## run 1
==> flow/design.v (excerpt) <==
module mac(
input clk, 
input rstn, 
input vld_i, 
input [215:0] win, 
input [215:0] din,
output[ 20:0] acc_o, 
output        vld_o
);
Size in the first run: ~16000 cells after synthesis, ~2700 flip-flops, roughly 460 I/O pins, roughly 170000 um^2 of cells after synthesis.
Settings: LEC_CHECK=0, CAP_MARGIN=20, CELL_PAD_IN_SITES_GLOBAL_PLACEMENT=0, CORE_MARGIN=2, CORE_UTILIZATION=72, CTS_CLUSTER_DIAMETER=51, GPL_ROUTABILITY_DRIVEN=1, MIN_ROUTING_LAYER=met1, PLACE_DENSITY_LB_ADDON=0.28, SLEW_MARGIN=0; clock period 4.89 ns.
run.sh (not shown) runs the stock make flow with config.mk's settings and CLKGATE_MAP_FILE=.
To summarise run 1: no stage aborted, but the layout did not pass its checks, failing on negative setup slack.
diff inputs: run 1 => run 2
==> flow/config.mk <==
export PLATFORM = sky130hd
export DESIGN_NAME = mac
export DESIGN_NICKNAME = mac
export VERILOG_FILES = /design/flow/design.v
export SDC_FILE = /design/flow/constraint.sdc
export NUM_CORES = 4
export LEC_CHECK = 0
export CAP_MARGIN = 20
export CORE_MARGIN = 2
export CORE_UTILIZATION = 40
export SLEW_MARGIN = 20
==> flow/constraint.sdc <==
create_clock -name core_clock -period 6.0 [get_ports {clk}]
set_input_delay 1.2000 -clock core_clock [delete_from_list [all_inputs] [get_ports {clk}]]
set_output_delay 1.2000 -clock core_clock [all_outputs]
set_load 0.01 [all_outputs]
[summary]
Run 2: flow completed, timing, DRC and antenna clean. Comparing run 1 and run 2, the higher height of the die is on run 2. Across both runs, data-path buffer share of cell area in the final layout was lower for run 2 than for run 1. Per the comparison of run 2 with run 1, total wire length decreased 17%, post-route met1 wirelength fell 1.0%, number of cell instances on the worst register-to-register path decreased by 1 relative to the old numbers. The post-place instance area in run 2 sits 1800 um^2 below the value recorded for run 1. The fmax number comes out higher for run 1 vs run 2. Initial cell density of the core was higher in the run labelled run 1. Path length in cells of the critical path: run 1 and run 2 compared, lower one is run 2. Going from run 1 to run 2, post-route worst setup slack rose 870 ps.
Relative to run 2, the following input files were edited for run 3:
diff --git a/flow/config.mk b/flow/config.mk
--- a/flow/config.mk
+++ b/flow/config.mk
@@ -6,6 +6,15 @@
 export NUM_CORES = 4
 export LEC_CHECK = 0
-export CAP_MARGIN = 20
-export CORE_MARGIN = 2
+export ABC_AREA = 1
+export CAP_MARGIN = 35
+export CELL_PAD_IN_SITES_DETAIL_PLACEMENT = 2
+export CELL_PAD_IN_SITES_GLOBAL_PLACEMENT = 1
+export CORE_ASPECT_RATIO = 1.52
+export CORE_MARGIN = 7
 export CORE_UTILIZATION = 40
-export SLEW_MARGIN = 20
+export GPL_TIMING_DRIVEN = 0
+export HOLD_SLACK_MARGIN = 0.2
+export MAX_ROUTING_LAYER = met4
+export PLACE_DENSITY_LB_ADDON = 0.09
+export SLEW_MARGIN = 35
+export TNS_END_PERCENT = 25
[summary]
Post-layout minimum cycle time: run 3 > run 2
Changes observed in run 3 relative to run 2: post-DP HPWL went up; cell count after placement up 19%; overall chip area increased by about 9% relative to the old numbers; transition time of the tightest slew-check pin decreased 47 ps.
Note that the synthesized cell count recorded for run 3 amounts to 1.2 times the value seen in run 2.
Run 3 against run 2: post-placement worst setup slack lower; worst-case hold slack increased 47 ps.
Measured against each other, run 3 and run 2 differ in summed standard-cell area reported by yosys, the lower figure coming from run 2.
[inputs] run 4 vs run 3
==> flow/config.mk <==
export PLATFORM = sky130hd
export DESIGN_NAME = mac
export DESIGN_NICKNAME = mac
export VERILOG_FILES = /design/flow/design.v
export SDC_FILE = /design/flow/constraint.sdc
export NUM_CORES = 4
export LEC_CHECK = 0
export ABC_AREA = 1
export CAP_MARGIN = 5
export CELL_PAD_IN_SITES_DETAIL_PLACEMENT = 2
export CORE_MARGIN = 5
export CORE_UTILIZATION = 40
export MAX_ROUTING_LAYER = met4
export SLEW_MARGIN = 20
export TNS_END_PERCENT = 25
Results
| core utilization at floorplan | run 3 vs run 4 | ≈ equal |
Run 4 vs run 3 — overall die width climbed by more than 10%
Compared with run 3, in run 4 area of the die down 1.3%, post-CTS repair timing setup buffer count went up by 6.
Across run 3 and run 4, a clean result was obtained everywhere but in run 4.
